==> inputs of wip/umber <==
==> flow/design.v <==
`timescale 1ns/1ps
module top(
	input clk,
	input rst,
	input valid,
	input dir,
	input signed [31:0] n,
	output [31:0] zeroCount,
	output signed [31:0] xOut
);
	reg signed [31:0] xReg;
	wire signed [31:0] xNext;
	always @(posedge clk or posedge rst)begin
		if(rst) xReg<=32'sd50;
		else if(valid) xReg<=xNext;
	end
	assign xOut=xReg;
	wire signed[31:0] signedN;
	assign signedN=dir? n: -n;
	wire signed [31:0] addOut;
	wire signed [31:0] modOut;
	wire signed [31:0] normOut;
	wire zeroHit;
	adder uAdd(.a(xReg), .b(signedN), .sum(addOut));
	modulo uMod(.in(addOut), .out(modOut));
	normalize uNorm(.in(modOut), .out(normOut));
	comparator uCmp(.in(normOut), .zero(zeroHit));
	assign xNext=normOut;
	counter uCnt(
		.clk(clk),
		.rst(rst),
		.inc(valid&zeroHit),
		.count(zeroCount)
	);
endmodule
module adder(
	input signed [31:0] a,
	input signed [31:0] b,
	output signed [31:0] sum
);
	assign sum=a+b;
endmodule
module modulo(
	input signed [31:0] in,
	output signed [31:0] out
);
	assign out=in%100;
endmodule
module normalize(
	input signed [31:0] in,
	output signed [31:0] out
);
	assign out=(in<0)? (in+100): in;
endmodule
module comparator(
	input signed [31:0] in,
	output zero
);
	assign zero = (in==0);
endmodule
module counter(
	input clk,
	input rst,
	input inc,
	output reg [31:0] count
);
	always @(posedge clk or posedge rst)begin
		if(rst) count<=32'd0;
		else if(inc) count<=count+1;
	end
endmodule
==> flow/run.sh <==
#!/bin/bash
# the make line also repeats each setting of config.mk as NAME=value (left out here)
make -C /OpenROAD-flow-scripts/flow DESIGN_CONFIG=/design/flow/config.mk WORK_HOME=/design/flow/orfs CLKGATE_MAP_FILE= finish
==> flow/config.mk <==
export PLATFORM = sky130hd
export DESIGN_NAME = top
export DESIGN_NICKNAME = top
export VERILOG_FILES = /design/flow/design.v
export SDC_FILE = /design/flow/constraint.sdc
export NUM_CORES = 4
export LEC_CHECK = 0
export CAP_MARGIN = 20
export CELL_PAD_IN_SITES_DETAIL_PLACEMENT = 2
export CELL_PAD_IN_SITES_GLOBAL_PLACEMENT = 1
export CORE_ASPECT_RATIO = 1.84
export CORE_MARGIN = 8
export CORE_UTILIZATION = 20
export CTS_CLUSTER_DIAMETER = 330
export CTS_CLUSTER_SIZE = 37
export GPL_ROUTABILITY_DRIVEN = 0
export GPL_TIMING_DRIVEN = 0
export MAX_ROUTING_LAYER = met5
export MIN_ROUTING_LAYER = met2
export PLACE_DENSITY = 0.41
export SLEW_MARGIN = 40
export TNS_END_PERCENT = 35
==> flow/constraint.sdc <==
create_clock -name core_clock -period 21.2 [get_ports {clk}]
set_input_delay 4.2400 -clock core_clock [delete_from_list [all_inputs] [get_ports {clk}]]
set_output_delay 4.2400 -clock core_clock [all_outputs]
set_load 0.01 [all_outputs]
==> wip/zinc: changes against wip/umber <==
==> flow/config.mk (replaced) <==
export PLATFORM = sky130hd
export DESIGN_NAME = top
export DESIGN_NICKNAME = top
export VERILOG_FILES = /design/flow/design.v
export SDC_FILE = /design/flow/constraint.sdc
export NUM_CORES = 4
export LEC_CHECK = 0
export CAP_MARGIN = 20
export CORE_MARGIN = 2
export CORE_UTILIZATION = 70
export CTS_CLUSTER_SIZE = 32
export PLACE_DENSITY_LB_ADDON = 0.0
export SLEW_MARGIN = 20
==> flow/constraint.sdc (replaced) <==
create_clock -name core_clock -period 11.6 [get_ports {clk}]
set_input_delay 2.3200 -clock core_clock [delete_from_list [all_inputs] [get_ports {clk}]]
set_output_delay 2.3200 -clock core_clock [all_outputs]
set_load 0.01 [all_outputs]
==> GITHUB_STEP_SUMMARY <==
## Synthesis and layout report

| Metric | Value |
|---|---|
| CP arrival | 26.11 ns |
| Finish-stage setup viols | 62 |
| Placed Cells incl. Taps | 2,687 |
| Failing Checks | setup timing |
| WP depth | 94 |
| Outcome | complete, but fails checks |
| M1 WL | 0 µm |
| Worst Slack Setup Final | -4.623 ns |
| Total Routing Usage GR | 27.61% |
| Min-delay src | uCnt.count[31] |
(the above is from wip/umber)
==> GITHUB_STEP_SUMMARY <==
### Flow metrics

| Metric | Value |
|---|---|
| Outcome | stopped before the end |
| Stopped at | detailed placement (3_5_place_dp) |
| Error msg | [ERROR DPL-0038] Utilization greater than 100%, impossible to legalize |
| PortBufs | 99 |
| Commonest cells in the netlist | 203 x nor2_1, 131 x nand2_1, 113 x a21oi_1 |
| Yosys simple share | 26.24% |
| Count of library flops with an enable pin | 0 |
| Routability cong. | 0.9997 |
| Register bit total from synthesis | 64 |
| Adder Share, Synth | 4.331% |
| Syn_nets | 1,806 |
| Yosys stat chip area | 13,640 µm² |
| Area leader share | 11.19% |
| Dominant flop cell | dfrtp_1 |
(the above is from wip/zinc)

==> garnet: inputs <==
Starts from the design.v that is shown in full above.
Settings: LEC_CHECK=0, CAP_MARGIN=20, CORE_MARGIN=9, CORE_UTILIZATION=59, CTS_CLUSTER_SIZE=100, GPL_ROUTABILITY_DRIVEN=0, SETUP_SLACK_MARGIN=-2.0, SLEW_MARGIN=20, TNS_END_PERCENT=15; clock period 34.0 ns.
run.sh (not shown) runs the stock make flow with config.mk's settings and CLKGATE_MAP_FILE=.
==> inputs of xenon, as changes to garnet <==
CORE_MARGIN = 2   (was 9)
GPL_ROUTABILITY_DRIVEN = default   (was 0)
TNS_END_PERCENT = default   (was 15)
==> inputs of yarrow, as changes to garnet <==
CAP_MARGIN = 10   (was 20)
CORE_ASPECT_RATIO = 0.73   (was default)
CORE_MARGIN = 5   (was 9)
CORE_UTILIZATION = 21   (was 59)
CTS_CLUSTER_DIAMETER = 179   (was default)
CTS_CLUSTER_SIZE = default   (was 100)
GPL_ROUTABILITY_DRIVEN = default   (was 0)
GPL_TIMING_DRIVEN = 0   (was default)
HOLD_SLACK_MARGIN = -0.05   (was default)
MAX_ROUTING_LAYER = met4   (was default)
MIN_ROUTING_LAYER = met2   (was default)
PLACE_DENSITY_LB_ADDON = 0.23   (was default)
SETUP_SLACK_MARGIN = default   (was -2.0)
TNS_END_PERCENT = 5   (was 15)
==> results_slide.txt <==
Key Metrics from the Run

Routing
  • Antenna cells: 0
  • Post-DR vias/cell: 6.79

Cells and area
  • Area delta synth->final: 10.6%
  • Fin nets: 1,867

Clocking
  • Worst-Skew Late Latency: 340 ps

Outcome
  • Status: timing/DRC/antenna clean

STA
  • Layout Skew: 10.3 ps
# the run above: xenon

==> results_slide.txt <==
Key Metrics from the Run

Cells and area
  • Area delta synth->final: 18.5%
  • Clock buffer cells: 11
  • Fin nets: 1,917

STA
  • Layout Skew: 17.5 ps

Outcome
  • Status: timing/DRC/antenna clean

Routing
  • Post-DR vias/cell: 7.35
  • Antenna cells: 1

Clocking
  • Worst-Skew Late Latency: 350 ps
# the run above: yarrow

==> results_slide.txt <==
Key Metrics from the Run

Outcome
  • Status: timing/DRC/antenna clean

Cells and area
  • Fin nets: 1,868
  • Max-area cell class: logic gates
  • Area delta synth->final: 10.7%

Routing
  • Post-DR vias/cell: 6.74
  • Antenna cells: 0

Clocking
  • Worst-Skew Late Latency: 340 ps
# the run above: garnet

